==> run a <==
Design ahb_to_apb_bridge, start of the top module:
module ahb_to_apb_bridge
#(
        parameter AHB_AW = 32,
        parameter APB_AW = 32,
        parameter AHB_DW = 32,
        parameter APB_DW = 8,
        parameter FIFO_SIZE = 8
)
(
        HCLK,        
        HRESETn,     
        HADDR,       
        HSIZE,       
        HWDATA,      
        HWRITE,      
        HRDATA,      
        HREADY,      
        HRESP,       
        HSELAPB,     
        PADDR,       
        PSEL,        
        PENABLE,     
        PWRITE,      
        PWDATA,      
        PRDATA,      
        PREADY,      
        PSLVERR      
);
localparam RATIO = AHB_DW / APB_DW;
input                   HCLK;
input                   HRESETn;
input [(AHB_AW-1):0]    HADDR;
input [2:0]             HSIZE;
input [(AHB_DW-1):0]    HWDATA;
input                   HWRITE;
input                   HSELAPB;
output [(AHB_DW-1):0]   HRDATA;
output                  HREADY;
output                  HRESP;
input [(APB_DW-1):0]    PRDATA;
input                   PREADY;
input                   PSLVERR;
output [(APB_AW-1):0]   PADDR;
output                  PSEL;
output                  PENABLE;
output                  PWRITE;
output [(APB_DW-1):0]   PWDATA;
wire                    w_hwrite_ahb_to_apb;
wire [AHB_DW - 1 : 0]   w_hrdata_apb_to_ahb;
  ...
==> flow/config.mk <==
export PLATFORM = sky130hd
export DESIGN_NAME = ahb_to_apb_bridge
export DESIGN_NICKNAME = ahb_to_apb_bridge
export VERILOG_FILES = /design/flow/design.v
export SDC_FILE = /design/flow/constraint.sdc
export NUM_CORES = 4
export LEC_CHECK = 0
export ABC_AREA = 1
export CAP_MARGIN = 20
export CORE_ASPECT_RATIO = 1.33
export CORE_MARGIN = 2
export CORE_UTILIZATION = 72
export CTS_CLUSTER_DIAMETER = 345
export CTS_CLUSTER_SIZE = 10
export HOLD_SLACK_MARGIN = 0.29
export PLACE_DENSITY = 0.42
export SLEW_MARGIN = 20
==> flow/constraint.sdc <==
create_clock -name core_clock -period 2.37 [get_ports {HCLK}]
set_input_delay 0.4740 -clock core_clock [delete_from_list [all_inputs] [get_ports {HCLK}]]
set_output_delay 0.4740 -clock core_clock [all_outputs]
set_load 0.01 [all_outputs]
run.sh (not shown) runs the stock make flow with config.mk's settings and CLKGATE_MAP_FILE=.
==> inputs of run b, as changes to run a <==
==> flow/config.mk (replaced) <==
export PLATFORM = sky130hd
export DESIGN_NAME = ahb_to_apb_bridge
export DESIGN_NICKNAME = ahb_to_apb_bridge
export VERILOG_FILES = /design/flow/design.v
export SDC_FILE = /design/flow/constraint.sdc
export NUM_CORES = 4
export LEC_CHECK = 0
export CAP_MARGIN = 20
export CORE_MARGIN = 2
export CORE_UTILIZATION = 40
export SETUP_SLACK_MARGIN = -0.49
export SLEW_MARGIN = 20
==> flow/constraint.sdc (replaced) <==
create_clock -name core_clock -period 5.23 [get_ports {HCLK}]
set_input_delay 1.0460 -clock core_clock [delete_from_list [all_inputs] [get_ports {HCLK}]]
set_output_delay 1.0460 -clock core_clock [all_outputs]
set_load 0.01 [all_outputs]
==> inputs of run c, as changes to run a <==
--- a/flow/config.mk
+++ b/flow/config.mk
@@ -7,11 +7,12 @@
 export LEC_CHECK = 0
 export ABC_AREA = 1
 export CAP_MARGIN = 20
-export CORE_ASPECT_RATIO = 1.33
+export CORE_ASPECT_RATIO = 0.5
 export CORE_MARGIN = 2
 export CORE_UTILIZATION = 72
-export CTS_CLUSTER_DIAMETER = 345
+export CTS_CLUSTER_DIAMETER = 50
 export CTS_CLUSTER_SIZE = 10
-export HOLD_SLACK_MARGIN = 0.29
 export PLACE_DENSITY = 0.42
-export SLEW_MARGIN = 20
+export SETUP_SLACK_MARGIN = 0.86
+export SLEW_MARGIN = 30
+export TNS_END_PERCENT = 10
==> flow/constraint.sdc (replaced) <==
create_clock -name core_clock -period 2.9 [get_ports {HCLK}]
set_input_delay 0.5800 -clock core_clock [delete_from_list [all_inputs] [get_ports {HCLK}]]
set_output_delay 0.5800 -clock core_clock [all_outputs]
set_load 0.01 [all_outputs]
==> inputs of run d, as changes to run a <==
==> flow/config.mk (replaced) <==
export PLATFORM = sky130hd
export DESIGN_NAME = ahb_to_apb_bridge
export DESIGN_NICKNAME = ahb_to_apb_bridge
export VERILOG_FILES = /design/flow/design.v
export SDC_FILE = /design/flow/constraint.sdc
export NUM_CORES = 4
export LEC_CHECK = 0
export CAP_MARGIN = 20
export CORE_MARGIN = 2
export CORE_UTILIZATION = 72
export HOLD_SLACK_MARGIN = -0.08
export SETUP_SLACK_MARGIN = -0.35
export SLEW_MARGIN = 20
==> flow/constraint.sdc (replaced) <==
create_clock -name core_clock -period 4.19 [get_ports {HCLK}]
set_input_delay 0.8380 -clock core_clock [delete_from_list [all_inputs] [get_ports {HCLK}]]
set_output_delay 0.8380 -clock core_clock [all_outputs]
set_load 0.01 [all_outputs]
==> notes <==
- Clock skew, lowest first: run d, run b, run c.
- Run a failed in global routing. Run b completed with no timing, DRC or antenna violations. Run d ran to the end with violations: negative setup slack. Run c completed, yet does not pass: negative setup slack.
- Final cell count: run c > run b > run d.
- In sequential cell count, run c and run b do not differ.
- Against run c, the routed wire length of run b is smaller by about 45%.
- The highest clock power belongs to run c, the lowest to run b.
- The highest combinational power belongs to run c, the lowest to run b.
- The highest setup slack belongs to run b, the lowest to run c.
- Between run d and run c, the lower critical path depth is in run d (gap 4).
- Count of clock-buffer cells in the layout, highest first: run c, run d, run b.
- Hold slack: run d < run c < run b.


==> build 70: inputs <==
ahb_to_apb_bridge again, from the RTL that the note above started with.
export LEC_CHECK = 0
export ABC_AREA = 1
export CAP_MARGIN = 20
export CORE_ASPECT_RATIO = 1.33
export CORE_MARGIN = 2
export CORE_UTILIZATION = 72
export CTS_CLUSTER_DIAMETER = 345
export CTS_CLUSTER_SIZE = 10
export PLACE_DENSITY = 0.42
export SLEW_MARGIN = 20
create_clock -name core_clock -period 2.37 [get_ports {HCLK}]
==> build 39: changes against build 70 <==
--- a/flow/config.mk
+++ b/flow/config.mk
@@ -7,10 +7,7 @@
 export LEC_CHECK = 0
-export ABC_AREA = 1
 export CAP_MARGIN = 20
-export CORE_ASPECT_RATIO = 1.33
 export CORE_MARGIN = 2
 export CORE_UTILIZATION = 72
-export CTS_CLUSTER_DIAMETER = 345
-export CTS_CLUSTER_SIZE = 10
-export PLACE_DENSITY = 0.42
+export CTS_CLUSTER_DIAMETER = 352
+export CTS_CLUSTER_SIZE = 31
 export SLEW_MARGIN = 20
==> flow/constraint.sdc (replaced) <==
create_clock -name core_clock -period 2.9 [get_ports {HCLK}]
set_input_delay 0.5800 -clock core_clock [delete_from_list [all_inputs] [get_ports {HCLK}]]
set_output_delay 0.5800 -clock core_clock [all_outputs]
set_load 0.01 [all_outputs]
==> build 26: changes against build 70 <==
--- a/flow/config.mk
+++ b/flow/config.mk
@@ -9,8 +9,8 @@
 export CAP_MARGIN = 20
-export CORE_ASPECT_RATIO = 1.33
+export CORE_ASPECT_RATIO = 0.5
 export CORE_MARGIN = 2
 export CORE_UTILIZATION = 72
-export CTS_CLUSTER_DIAMETER = 345
 export CTS_CLUSTER_SIZE = 10
 export PLACE_DENSITY = 0.42
-export SLEW_MARGIN = 20
+export SLEW_MARGIN = 30
+export TNS_END_PERCENT = 10
==> flow/constraint.sdc (replaced) <==
create_clock -name core_clock -period 2.9 [get_ports {HCLK}]
set_input_delay 0.5800 -clock core_clock [delete_from_list [all_inputs] [get_ports {HCLK}]]
set_output_delay 0.5800 -clock core_clock [all_outputs]
set_load 0.01 [all_outputs]
==> metrics.yaml <==
die_area_mm2: 0.04073
violations: "setup timing"
synth.top_cell.area_share_pct: 57.27
final.setup.worst_slack_ns: -0.2605
syn_area_per_cell_um2: 10.92
status: "finished with violations"
topCellsByArea: "edfxtp_1 57%, dfrtp_1 11%, nand2_1 7.6%"
synth.distinct_cells: 44
finalSetupViolations: 9
The numbers above come from build 26.

==> metrics.yaml <==
status: "finished with violations"
violations: "setup timing"
final.setup.worst_slack_ns: -0.6157
finalSetupViolations: 9
syn_area_per_cell_um2: 18.89
grt_use_met3_pct: 6.109
synth.distinct_cells: 66
top_cell: "edfxtp_1"
synth_area_mm2: 0.02678
die_area_mm2: 0.03875
topCellsByArea: "edfxtp_1 60%, dfrtp_1 11%, mux4_2 11%"
htreeDepth: 1
The numbers above come from build 39.

==> metrics.yaml <==
status: "aborted with a tool error"
lastStage: "global routing"
tool.error: "[ERROR GRT-0232] Routing congestion too high. Check the congestion heatmap in the GUI."
synth.distinct_cells: 44
edf_count: 536
die_area_mm2: 0.04065
syn_area_per_cell_um2: 10.92
grt.busiest_layer: "met2"
grt_util_all_layers_pct: 86.43
topCellsByArea: "edfxtp_1 57%, dfrtp_1 11%, nand2_1 7.6%"
core_area_mm2: 0.03853
synth.top_cell.area_share_pct: 57.27
place_inst: 3256
htreeDepth: 3
The numbers above come from build 70.



==> inputs of 11-18 <==
Starting RTL as in the previous note.
clock: 8.49 ns
lec_check: 0
abc_area: 0
cap_margin: 20
cell_pad_in_sites_global_placement: 0
core_aspect_ratio: 1.44
core_margin: 2
core_utilization: 65
cts_cluster_diameter: 99
cts_cluster_size: 29
max_routing_layer: met4
place_density_lb_addon: 0.26
slew_margin: 20
==> inputs of 03-03, as changes to 11-18 <==
Settings changed: ABC_AREA 0 to 1, CELL_PAD_IN_SITES_GLOBAL_PLACEMENT 0 to default, CORE_ASPECT_RATIO 1.44 to default, CORE_UTILIZATION 65 to 40, CTS_CLUSTER_DIAMETER 99 to default, CTS_CLUSTER_SIZE 29 to default, GPL_TIMING_DRIVEN from default to 1, HOLD_SLACK_MARGIN from default to 0.09, MAX_ROUTING_LAYER met4 to default, PLACE_DENSITY_LB_ADDON 0.26 to default, SLEW_MARGIN 20 to 40.
==> flow/constraint.sdc (replaced) <==
create_clock -name core_clock -period 6.0 [get_ports {HCLK}]
set_input_delay 1.2000 -clock core_clock [delete_from_list [all_inputs] [get_ports {HCLK}]]
set_output_delay 1.2000 -clock core_clock [all_outputs]
set_load 0.01 [all_outputs]
==> Slide: Implementation Results <==
Key Metrics from the Run

Logic synthesis
  – Syn_area_per_cell: 10.9 sq um
  – Post-synthesis cell type count: 44
  – Synthesized area: 28100 sq um
  – Cell area leaders: edfxtp_1, dfrtp_1, nand2_1

Critical path
  – Worst-path fanout max: 65

Power
  – Tot Pwr: 16.6 mW

Status
  – Status: no timing/DRC/antenna violations

GRT
  – GRT Util Overall: 0.208
[end of results for 03-03]
==> Slide: Implementation Results <==
Key Metrics from the Run

Logic synthesis
  – Synthesized area: 26800 sq um
  – Syn_area_per_cell: 18.9 sq um
  – Post-synthesis cell type count: 66

Critical path
  – Worst-path fanout max: 105

Status
  – Status: no timing/DRC/antenna violations

Finish
  – Area Overhead vs Synth: 10.7%

Place
  – Dpl cell area: 28800 sq um

GRT
  – GRT Util Overall: 0.273

STA
  – Worst Tran Pin Value: 1.15 ns

Power
  – Tot Pwr: 6.61 mW
[end of results for 11-18]


==> sierra: inputs <==
Starting RTL as in the previous note.
export LEC_CHECK = 0
export CAP_MARGIN = 20
export CORE_ASPECT_RATIO = 1.04
export CORE_MARGIN = 2
export CORE_UTILIZATION = 40
export CTS_CLUSTER_SIZE = 92
export SLEW_MARGIN = 20
create_clock -name core_clock -period 6.0 [get_ports {HCLK}]
==> amber: changes against sierra <==
==> flow/config.mk (replaced) <==
export PLATFORM = sky130hd
export DESIGN_NAME = ahb_to_apb_bridge
export DESIGN_NICKNAME = ahb_to_apb_bridge
export VERILOG_FILES = /design/flow/design.v
export SDC_FILE = /design/flow/constraint.sdc
export NUM_CORES = 4
export LEC_CHECK = 0
export CAP_MARGIN = 10
export CORE_MARGIN = 2
export CORE_UTILIZATION = 66
export MAX_ROUTING_LAYER = met5
export MIN_ROUTING_LAYER = met1
export PLACE_DENSITY_LB_ADDON = 0.23
export SETUP_SLACK_MARGIN = -0.52
export SLEW_MARGIN = 20
export TNS_END_PERCENT = 75
==> flow/constraint.sdc (replaced) <==
create_clock -name core_clock -period 6.47 [get_ports {HCLK}]
set_input_delay 1.2940 -clock core_clock [delete_from_list [all_inputs] [get_ports {HCLK}]]
set_output_delay 1.2940 -clock core_clock [all_outputs]
set_load 0.01 [all_outputs]
==> delta: changes against sierra <==
==> flow/config.mk (replaced) <==
export PLATFORM = sky130hd
export DESIGN_NAME = ahb_to_apb_bridge
export DESIGN_NICKNAME = ahb_to_apb_bridge
export VERILOG_FILES = /design/flow/design.v
export SDC_FILE = /design/flow/constraint.sdc
export NUM_CORES = 4
export LEC_CHECK = 0
export ABC_AREA = 1
export CAP_MARGIN = 20
export CORE_MARGIN = 2
export CORE_UTILIZATION = 72
export PLACE_DENSITY = 0.42
export SLEW_MARGIN = 20
==> flow/constraint.sdc (replaced) <==
create_clock -name core_clock -period 2.77 [get_ports {HCLK}]
set_input_delay 0.5540 -clock core_clock [delete_from_list [all_inputs] [get_ports {HCLK}]]
set_output_delay 0.5540 -clock core_clock [all_outputs]
set_load 0.01 [all_outputs]
==> comparison <==
- Clock skew: delta > sierra > amber.
- Against delta, the setup slack of amber is better by 2000 ps.
- Against amber, the first-iteration DRC count of sierra is smaller by about 25%.
- Clock power: sierra is lower than delta (about 55%).
- The lowest final area belongs to amber, the highest to delta.
- Sequential power: amber < sierra < delta.
- sierra produced a clean layout. delta completed and failed the layout checks on setup timing. amber produced a clean layout.
- The lowest count of clock-buffer cells in the layout belongs to delta, the highest to sierra.


==> 10-04 <==
Starting RTL as in the previous note.
## ahb_to_apb_bridge
module ahb_to_apb_bridge
#(
        parameter AHB_AW = 32,
        parameter APB_AW = 32,
        parameter AHB_DW = 32,
        parameter APB_DW = 8,
        parameter FIFO_SIZE = 8
)
(
        HCLK,        
        HRESETn,     
        HADDR,       
        HSIZE,       
        HWDATA,      
        HWRITE,      
        HRDATA,      
        HREADY,      
        HRESP,       
        HSELAPB,     
        PADDR,       
        PSEL,        
        PENABLE,     
        PWRITE,      
        PWDATA,      
        PRDATA,      
        PREADY,      
        PSLVERR      
);
export LEC_CHECK = 0
export ABC_AREA = 0
export CAP_MARGIN = 20
export CELL_PAD_IN_SITES_GLOBAL_PLACEMENT = 0
export CORE_ASPECT_RATIO = 1.44
export CORE_MARGIN = 9
export CORE_UTILIZATION = 72
export CTS_CLUSTER_DIAMETER = 42
export CTS_CLUSTER_SIZE = 29
export MAX_ROUTING_LAYER = met4
export PLACE_DENSITY_LB_ADDON = 0.25
export SLEW_MARGIN = 20
create_clock -name core_clock -period 8.84 [get_ports {HCLK}]
==> 08-03 (differences from 10-04) <==
==> flow/config.mk (replaced) <==
export PLATFORM = sky130hd
export DESIGN_NAME = ahb_to_apb_bridge
export DESIGN_NICKNAME = ahb_to_apb_bridge
export VERILOG_FILES = /design/flow/design.v
export SDC_FILE = /design/flow/constraint.sdc
export NUM_CORES = 4
export LEC_CHECK = 0
export ABC_AREA = 1
export CAP_MARGIN = 20
export CORE_ASPECT_RATIO = 1.33
export CORE_MARGIN = 2
export CORE_UTILIZATION = 72
export CTS_CLUSTER_DIAMETER = 345
export PLACE_DENSITY = 0.42
export SLEW_MARGIN = 20
==> flow/constraint.sdc (replaced) <==
create_clock -name core_clock -period 2.37 [get_ports {HCLK}]
set_input_delay 0.4740 -clock core_clock [delete_from_list [all_inputs] [get_ports {HCLK}]]
set_output_delay 0.4740 -clock core_clock [all_outputs]
set_load 0.01 [all_outputs]
==> 10-14 (differences from 10-04) <==
--- a/flow/config.mk
+++ b/flow/config.mk
@@ -7,7 +7,7 @@
 export LEC_CHECK = 0
-export ABC_AREA = 0
+export ABC_AREA = 1
 export CAP_MARGIN = 20
 export CELL_PAD_IN_SITES_GLOBAL_PLACEMENT = 0
-export CORE_ASPECT_RATIO = 1.44
-export CORE_MARGIN = 9
+export CORE_ASPECT_RATIO = 0.87
+export CORE_MARGIN = 3
 export CORE_UTILIZATION = 72
@@ -16,3 +16,3 @@
 export MAX_ROUTING_LAYER = met4
-export PLACE_DENSITY_LB_ADDON = 0.25
+export PLACE_DENSITY_LB_ADDON = 0.26
 export SLEW_MARGIN = 20
==> flow/constraint.sdc (replaced) <==
create_clock -name core_clock -period 2.91 [get_ports {HCLK}]
set_input_delay 0.5820 -clock core_clock [delete_from_list [all_inputs] [get_ports {HCLK}]]
set_output_delay 0.5820 -clock core_clock [all_outputs]
set_load 0.01 [all_outputs]
==> flow_summary.toml <==
# synthesis and place-and-route metrics
[yosys]
synth.yosys.chip_area_sq_um = 26780
xor_area_share_pct = 1.266

[clock_tree]
cts_hold_buf = 0

[place]
dpl.cell_count = 1988

[outcome]
run_status = "complete, no violations"

[power_and_ir_drop]
share_seq_of_total_power_pct = 54.0

[setup_path]
cp_top_family = "multiplexers"
reg2reg_setup_slack_ps = 3980
# the run above: 10-04

==> flow_summary.toml <==
# synthesis and place-and-route metrics
[yosys]
synth.yosys.chip_area_sq_um = 28100
xor_area_share_pct = 0.4096

[power_and_ir_drop]
share_seq_of_total_power_pct = 34.5

[timing]
setup_viol = 637
final_critical_path_setup_slack_ps = -1329

[place]
dpl.cell_count = 3256

[setup_path]
reg2reg_setup_slack_ps = -690
cp_top_family = "AND-OR/OR-AND gates"

[outcome]
run_status = "failed layout checks"
violated_checks = "negative setup slack"
# the run above: 08-03

==> flow_summary.toml <==
# synthesis and place-and-route metrics
[setup_path]
reg2reg_setup_slack_ps = -150

[timing]
setup_viol = 86
final_critical_path_setup_slack_ps = -626.8

[clock_tree]
cts_hold_buf = 1

[outcome]
violated_checks = "negative setup slack"
run_status = "failed layout checks"
# the run above: 10-14

Power and IR drop assume default switching activity.
